job 101:
// attitude_estimation
module attitude_estimation(
    input clk,
    input reset,
    output SCLK,
    output MOSI,
    input  MISO_G,
    output SS_G,
    input  MISO_A,
    output SS_A,
    output [15:0] gyro_x,
    output [15:0] gyro_y,
    output [15:0] accl_x,
    output [15:0] accl_y,
    output [15:0] accl_z
    );
Size in the first run: ~4600 cells after synthesis.
clock: 16.0 ns
lec_check: 0
cap_margin: 20
cell_pad_in_sites_global_placement: 2
core_aspect_ratio: 1.21
core_margin: 2
core_utilization: 65
cts_cluster_diameter: 215
cts_cluster_size: 31
gpl_routability_driven: 0
gpl_timing_driven: 1
hold_slack_margin: 0.22
min_routing_layer: met2
place_density_lb_addon: 0.0
setup_slack_margin: 2.77
slew_margin: 20
run.sh (not shown) runs the stock make flow with config.mk's settings and CLKGATE_MAP_FILE=.
As the logs show, job 101 stopped at global placement without I/O (3_1_place_gp_skip_io) after a tool error, so it never reached the end of the flow.
Input changes introduced in job 102 (baseline for comparison: job 101):
Settings: swapping 2.77 for 1.36 in SETUP_SLACK_MARGIN; clearing MIN_ROUTING_LAYER, which used to be met2; clearing CORE_ASPECT_RATIO, which used to be 1.21; clearing CELL_PAD_IN_SITES_GLOBAL_PLACEMENT, which used to be 2; swapping 65 for 72 in CORE_UTILIZATION; clearing GPL_ROUTABILITY_DRIVEN, which used to be 0; clearing GPL_TIMING_DRIVEN, which used to be 1; swapping 31 for 51 in CTS_CLUSTER_SIZE; clearing CTS_CLUSTER_DIAMETER, which used to be 215; clearing HOLD_SLACK_MARGIN, which used to be 0.22; swapping 16.0 for 5.3 in the clock period (ns, I/O delays scaled along).
==> results <==
Run status, job 102: aborted in clock tree synthesis (4_1_cts), error DPL-0038. Reported for job 101 and job 102, synthesized flop and latch total turned out identical to the last digit. Re number of instances in the synthesized netlist: no difference whatsoever between job 101 and job 102. Synthesized area: job 102 vs job 101 identical. Per the comparison of job 102 with job 101, placement row count now smaller, die width now larger. Effective utilization at floorplan, job 101 and job 102: smaller value in job 101. The run showing the smaller placeable core region is job 102. Summary: with job 101 as the reference, floorplan die height in job 102 moved down by more than 10%. Taking job 101 over job 102, the area of the die ratio works out to 1.11.
Here is what was changed in the inputs of job 103 compared with job 102.
Settings: PLACE_DENSITY now 0.36, previously not set; PLACE_DENSITY_LB_ADDON no longer set, was 0.0; SETUP_SLACK_MARGIN no longer set, was 1.36; CAP_MARGIN now 15, was 20; CTS_CLUSTER_SIZE no longer set, was 51; the clock period (ns, I/O delays scaled along) now 10.8, was 5.3.
Notes after the runs:
- Ran to the end and failed final checks on setup timing: job 103.
- From job 102 to job 103, total cell area reported by yosys after synthesis did not move at all.
- Job 102 -> job 103: post-synthesis cell count from yosys delta 0, exact match
- Number of cells after detailed placement: job 103 < job 102

========
attitude_estimation again, from the RTL that the note above started with.
clock: 10.2 ns
lec_check: 0
abc_area: 0
cap_margin: 10
cell_pad_in_sites_detail_placement: 0
core_aspect_ratio: 1.52
core_margin: 6
core_utilization: 37
cts_cluster_size: 23
gpl_routability_driven: 1
gpl_timing_driven: 1
hold_slack_margin: 0.22
max_routing_layer: met5
min_routing_layer: met2
setup_slack_margin: 0.46
slew_margin: 20
tns_end_percent: 15
The first run completed, yet does not pass: negative setup slack.
Edit:
ABC_AREA = not set   (was 0)
CAP_MARGIN = 20   (was 10)
CELL_PAD_IN_SITES_DETAIL_PLACEMENT = not set   (was 0)
CORE_ASPECT_RATIO = 1.21   (was 1.52)
CORE_MARGIN = 2   (was 6)
CORE_UTILIZATION = 65   (was 37)
CTS_CLUSTER_SIZE = 12   (was 23)
HOLD_SLACK_MARGIN = not set   (was 0.22)
MAX_ROUTING_LAYER = not set   (was met5)
PLACE_DENSITY_LB_ADDON = 0.0   (was not set)
SETUP_SLACK_MARGIN = not set   (was 0.46)
TNS_END_PERCENT = not set   (was 15)
clock period = 16.0 ns   (was 10.2 ns; I/O delays follow)
After rerunning:
- This time the run finished with timing, DRC and antenna clean
- via count fell by 13%
- register-to-register slack is better by 2800 ps
- global-route usage rose by 14 points
Edit:
CORE_ASPECT_RATIO = not set   (was 1.21)
CORE_UTILIZATION = 40   (was 65)
CTS_CLUSTER_SIZE = not set   (was 12)
GPL_ROUTABILITY_DRIVEN = not set   (was 1)
GPL_TIMING_DRIVEN = not set   (was 1)
MIN_ROUTING_LAYER = not set   (was met2)
PLACE_DENSITY_LB_ADDON = not set   (was 0.0)
clock period = 14.6 ns   (was 16.0 ns; I/O delays follow)
Outcome:
- The changed run completed with no timing, DRC or antenna violations
- global-route usage came out lower by 24 points
- core utilization came out lower by 26 points
- final area came out higher by 1.9%
- worst setup slack got worse by 660 ps
- die size came out higher by 61%
- routed wire length came out higher by 4.0%
- combinational power came out higher by about 10%
- power came out higher by 10%
- critical path depth came out lower by 4
- synthesized area stays the same
Edit:
CORE_UTILIZATION = 72   (was 40)
SETUP_SLACK_MARGIN = 1.36   (was not set)
clock period = 5.42 ns   (was 14.6 ns; I/O delays follow)
Outcome: Now the flow ended with an error in 4_1_cts. Area after synthesis stays the same. Die size went down by 44%. Synthesized cell count does not change.

========
## v27
attitude_estimation again, from the RTL that the note above started with.
Settings: LEC_CHECK=0, ABC_AREA=0, CAP_MARGIN=20, CORE_MARGIN=2, CORE_UTILIZATION=72, GPL_ROUTABILITY_DRIVEN=1, GPL_TIMING_DRIVEN=1, MAX_ROUTING_LAYER=met4, PLACE_DENSITY_LB_ADDON=0.0, SLEW_MARGIN=20, TNS_END_PERCENT=40; clock period 11.2 ns.
To summarise v27: no stage aborted, but the layout did not pass its checks, failing on negative setup slack.
Changes in v7 relative to v27:
# v27
export LEC_CHECK = 0
export ABC_AREA = 0
export CAP_MARGIN = 20
export CORE_MARGIN = 2
export CORE_UTILIZATION = 72
export GPL_ROUTABILITY_DRIVEN = 1
export GPL_TIMING_DRIVEN = 1
export MAX_ROUTING_LAYER = met4
export PLACE_DENSITY_LB_ADDON = 0.0
export SLEW_MARGIN = 20
export TNS_END_PERCENT = 40
create_clock -name core_clock -period 11.2 [get_ports {clk}]
# v7
export LEC_CHECK = 0
export ABC_AREA = 0
export CAP_MARGIN = 20
export CORE_MARGIN = 2
export CORE_UTILIZATION = 58
export GPL_ROUTABILITY_DRIVEN = 1
export GPL_TIMING_DRIVEN = 1
export MAX_ROUTING_LAYER = met4
export SLEW_MARGIN = 20
export TNS_END_PERCENT = 40
create_clock -name core_clock -period 10.2 [get_ports {clk}]
Notes after the runs:
v7 -> stages 100% | layout checks FAIL | negative setup slack. v27 was routed with more vias than v7. v7: power consumption higher than v27. Going from v27 to v7, maximum number of pins on one net before global-route repair shrinks by about 7%. For area fraction in full adders, half adders and majority gates, v7 and v27 come out practically identical. On slack of the worst reg-to-reg path: v7 sits below v27. v7 ended up with a lower count of buffer and inverter cells on the critical path than v27 did. Comparing v7 against v27, there is no change at all in post-synthesis instance total.
The inputs of v46 differ from those of v7 as listed below.
# v7
export LEC_CHECK = 0
export ABC_AREA = 0
export CAP_MARGIN = 20
export CORE_MARGIN = 2
export CORE_UTILIZATION = 58
export GPL_ROUTABILITY_DRIVEN = 1
export GPL_TIMING_DRIVEN = 1
export MAX_ROUTING_LAYER = met4
export SLEW_MARGIN = 20
export TNS_END_PERCENT = 40
create_clock -name core_clock -period 10.2 [get_ports {clk}]
# v46
export LEC_CHECK = 0
export CAP_MARGIN = 20
export CORE_MARGIN = 2
export CORE_UTILIZATION = 40
export SLEW_MARGIN = 20
create_clock -name core_clock -period 25.0 [get_ports {clk}]
Results
- v46 ran to completion and came out clean on the timing, design-rule and antenna checks.
- What v7 reported for cell count has to be multiplied by 0.888 to get the figure for v46.
- In v46, top achievable clock speed is lower than in v7.
- Utilization: higher on v7
- Summary: with v7 as the reference, via count of the routed design in v46 moved down by more than 10%.
- Relative to v7, wire length of the first global-routing pass decreased by 11,000 microns in v46.
- Delta (v46 minus v7): wire length after detailed routing moved down, design area went down 20%.
- Delta (v46 minus v7): combined global-route utilization of all metal layers shows a reduction of 11 points, count of inserted tapcells shows an increase of 39%, area overhead of the layout relative to synthesis shows a reduction of 27 points.
What v24 does differently from v46 at the input level:
# v46
export LEC_CHECK = 0
export CAP_MARGIN = 20
export CORE_MARGIN = 2
export CORE_UTILIZATION = 40
export SLEW_MARGIN = 20
create_clock -name core_clock -period 25.0 [get_ports {clk}]
# v24
export LEC_CHECK = 0
export CAP_MARGIN = 20
export CORE_MARGIN = 2
export CORE_UTILIZATION = 72
export CTS_CLUSTER_SIZE = 51
export PLACE_DENSITY = 0.35
export SETUP_SLACK_MARGIN = 1.36
export SLEW_MARGIN = 20
create_clock -name core_clock -period 5.3 [get_ports {clk}]
Notes after the runs:
In the summary table, v24 is marked failed, with error DPL-0038 raised in 4_1_cts.
Area share of and-or/or-and cells after synthesis delta (v24 -> v46): insignificant
v24 ends up with a share of the core filled by cells before placement that is 33 points higher than in v46.
As of v24, core area had fallen by more than a quarter compared to v46.
v24 vs. v46: die height lower; count of distinct cell types in the synthesized netlist roughly the same; post-placement worst setup slack lower.
On post-synthesis cell count, v24 tracks v46 almost exactly.
When the final numbers for v24 and v46 were put side by side, the number of placed instances, taps included turned out to be greater in v24.
v24 vs v46, placed standard-cell area went up by 11,000 sq um.
Synthesized-area fraction occupied by xor and xnor cells: v24 vs v46 identical
v46 -> v24: half-perimeter wire length after placement increased by more than half
The inputs of v53 differ from those of v24 as listed below.
# v24
export LEC_CHECK = 0
export CAP_MARGIN = 20
export CORE_MARGIN = 2
export CORE_UTILIZATION = 72
export CTS_CLUSTER_SIZE = 51
export PLACE_DENSITY = 0.35
export SETUP_SLACK_MARGIN = 1.36
export SLEW_MARGIN = 20
create_clock -name core_clock -period 5.3 [get_ports {clk}]
# v53
export LEC_CHECK = 0
export CAP_MARGIN = 20
export CORE_MARGIN = 2
export CORE_UTILIZATION = 40
export SLEW_MARGIN = 20
create_clock -name core_clock -period 16.0 [get_ports {clk}]
Results
- Stage in which a tool error killed v24: 4_1_cts.
- v53 completed every stage of the flow, and the final layout passed the timing, design-rule and antenna checks.
- Between v24 and v53, share of the core filled by cells before placement is higher for v24, v53 comes in under that.
- Compared with v24, in v53 final estimated routing congestion in global placement decreased about 10%; post-detailed-placement half-perimeter wirelength lost 49,000 microns.
- v24 -> v53: average cell area after synthesis delta 0, exact match
- Compared with v24, v53 shows a higher cell row count.
- As far as post-synthesis cell count goes, v24 and v53 are indistinguishable; the numbers are identical.
- On setup slack at placement, the higher figure sits with v53, not v24.
- Floorplan check, v53 vs v24: die outline larger in v53
- On die outline height, the higher figure sits with v53, not v24.

========
attitude_estimation again, from the RTL that the note above started with.
export LEC_CHECK = 0
export ABC_AREA = 0
export CAP_MARGIN = 20
export CORE_MARGIN = 2
export CORE_UTILIZATION = 70
export GPL_ROUTABILITY_DRIVEN = 1
export GPL_TIMING_DRIVEN = 1
export MAX_ROUTING_LAYER = met4
export PLACE_DENSITY_LB_ADDON = 0.0
export SLEW_MARGIN = 20
export TNS_END_PERCENT = 40
create_clock -name core_clock -period 11.4 [get_ports {clk}]
The baseline finished but fails on negative setup slack.
Edit:
ABC_AREA = default   (was 0)
CORE_UTILIZATION = 72   (was 70)
GPL_ROUTABILITY_DRIVEN = default   (was 1)
GPL_TIMING_DRIVEN = default   (was 1)
SETUP_SLACK_MARGIN = 3.19   (was default)
TNS_END_PERCENT = default   (was 40)
clock period = 10.8 ns   (was 11.4 ns; I/O delays follow)
What happened: Now the flow ended with an error in 5_1_grt on GRT-0232; area after synthesis stays the same; die area falls by 2.7%; synthesized cell count stays the same.
Edit:
CORE_UTILIZATION = 70   (was 72)
MAX_ROUTING_LAYER = default   (was met4)
SETUP_SLACK_MARGIN = default   (was 3.19)
clock period = 11.0 ns   (was 10.8 ns; I/O delays follow)
Now the flow ran to the end with violations: negative setup slack. Area after synthesis stays the same. Synthesized cell count does not change. Die area rises by about 2.8%.
Edit:
CORE_UTILIZATION = 72   (was 70)
MAX_ROUTING_LAYER = met4   (was default)
SETUP_SLACK_MARGIN = 3.21   (was default)
clock period = 10.8 ns   (was 11.0 ns; I/O delays follow)
This time the run failed in 5_1_grt with GRT-0232.
Synthesized area stays the same.
Die area came out lower by a few percent.
Synthesized cell count stays the same.
Edit:
PLACE_DENSITY_LB_ADDON = 0.01   (was 0.0)
The changed run never finished: it broke off in 5_1_grt. Area after synthesis does not change. Die area does not change. Synthesized cell count is unchanged.

========
attitude_estimation again, from the RTL that the note above started with.
clock: 9.39 ns
lec_check: 0
abc_area: 0
cap_margin: 20
core_margin: 2
core_utilization: 58
gpl_routability_driven: 1
gpl_timing_driven: 1
max_routing_layer: met4
setup_slack_margin: 2.38
slew_margin: 20
tns_end_percent: 5
The starting point finished but failed the layout checks on setup timing.
==> next run, changes <==
- ABC_AREA: 0 -> not set
- CORE_UTILIZATION: 58 -> 26
- GPL_ROUTABILITY_DRIVEN: 1 -> not set
- GPL_TIMING_DRIVEN: 1 -> not set
- MAX_ROUTING_LAYER: met4 -> not set
- SETUP_SLACK_MARGIN: 2.38 -> not set
- TNS_END_PERCENT: 5 -> not set
- clock period: 9.39 -> 14.6 ns (I/O delays scaled with it)
Outcome:
- The new run finished clean
- wire length came out lower by a few percent
- area after synthesis stays the same
- clock power came out lower by well over a third
- count of clock-buffer cells in the layout came out lower by 5
- global-route usage came out lower by 17 points
- total power came out lower by well over a third
- final cell count came out lower by a few percent
- non-clock buffer count came out lower by 1262
==> next run, changes <==
- CORE_UTILIZATION: 26 -> 65
- MAX_ROUTING_LAYER: not set -> met4
- clock period: 14.6 -> 10.8 ns (I/O delays scaled with it)
The new run ran to the end with violations: setup timing.
Clock power grows by 44%.
Final area climbs by 15%.
Hold slack gets better by 16 ps.
Flip-flop count does not change.
Cell count decreases by 9.1%.
Sequential share of layout area goes down by 1.3 points.
First-iteration DRC count rose by 37%.
Global-route usage rises by 20 points.
Total power came out higher by 39%.
==> next run, changes <==
- CORE_UTILIZATION: 65 -> 10
- MAX_ROUTING_LAYER: met4 -> not set
- clock period: 10.8 -> 22.1 ns (I/O delays scaled with it)
=>
- The new run finished clean
- design area fell by 4.6%
- worst hold slack barely changes
- power fell by 49%
- wire length fell by 3.6%
- via count fell by 10%
- fmax fell by 20%
- synthesized cell count is unchanged
- sequential share of layout area rose by 0.38 points
- setup slack gets better by 8400 ps
- utilization fell by 70 points
==> next run, changes <==
- ABC_AREA: not set -> 1
- CORE_UTILIZATION: 10 -> 70
- CTS_CLUSTER_DIAMETER: not set -> 206
- PLACE_DENSITY_LB_ADDON: not set -> 0.01
- clock period: 22.1 -> 10.9 ns (I/O delays scaled with it)
The changed run went through all stages and came out clean.
Count of clock-buffer cells in the layout fell by 2.
Synthesized area goes up by about 7.5%.
Routed wire length rose by about 15%.
Non-clock buffer count is higher by 60.
Synthesized cell count rises by about 30%.
Global-route usage rises by 30 points.
Via count increases by 28%.
Critical path depth fell by 2.
Setup slack is worse by 7500 ps.

========
pepper:
Starting RTL as in the previous note.
clock: 10.2 ns
lec_check: 0
abc_area: 1
cap_margin: 10
cell_pad_in_sites_detail_placement: 2
core_aspect_ratio: 1.18
core_margin: 6
core_utilization: 37
cts_cluster_size: 23
gpl_routability_driven: 1
gpl_timing_driven: 1
hold_slack_margin: 0.22
max_routing_layer: met4
slew_margin: 20
tns_end_percent: 40
pepper did not finish: a tool error stopped it during 4_1_cts.
Modified inputs, amber compared to pepper
- CAP_MARGIN now 20, was 10
- CORE_UTILIZATION now 41, was 37
- CORE_MARGIN now 2, was 6
- CTS_CLUSTER_SIZE now 82, was 23
- ABC_AREA now 0, was 1
Notes after the runs:
- amber is listed as incomplete: the tool reported an error in 3_5_place_dp and the run ended there.
- Combined area of all synthesized cells: amber < pepper
- What pepper reported for die area has to be multiplied by 0.804 to get the figure for amber.
- Relative to pepper, sequential area share after synthesis increased by 0.79 points in amber.
- [amber] number of cells produced by synthesis fell 24% relative to pepper
> inputs changed (amber -> raven)
- removing CELL_PAD_IN_SITES_DETAIL_PLACEMENT (formerly 2)
- setting PLACE_DENSITY_LB_ADDON to 0.03 for the first time
- changing ABC_AREA from 0 to 1
- changing CORE_UTILIZATION from 41 to 72
- removing HOLD_SLACK_MARGIN (formerly 0.22)
- removing CTS_CLUSTER_SIZE (formerly 82)
- removing CORE_ASPECT_RATIO (formerly 1.18)
- setting CTS_CLUSTER_DIAMETER to 207 for the first time
- changing the clock period (ns, I/O delays scaled along) from 10.2 to 11.2
Notes after the runs:
raven was carried through to the last stage, and its layout satisfied the timing, design-rule and antenna checks.
Comparing amber and raven, mapped cell area is higher on raven.
Taking amber as the reference, in raven count of different cell masters after synthesis dropped about 20%; number of cell instances after yosys synthesis climbed 32%.
Power is estimated from default activity; no workload was simulated.
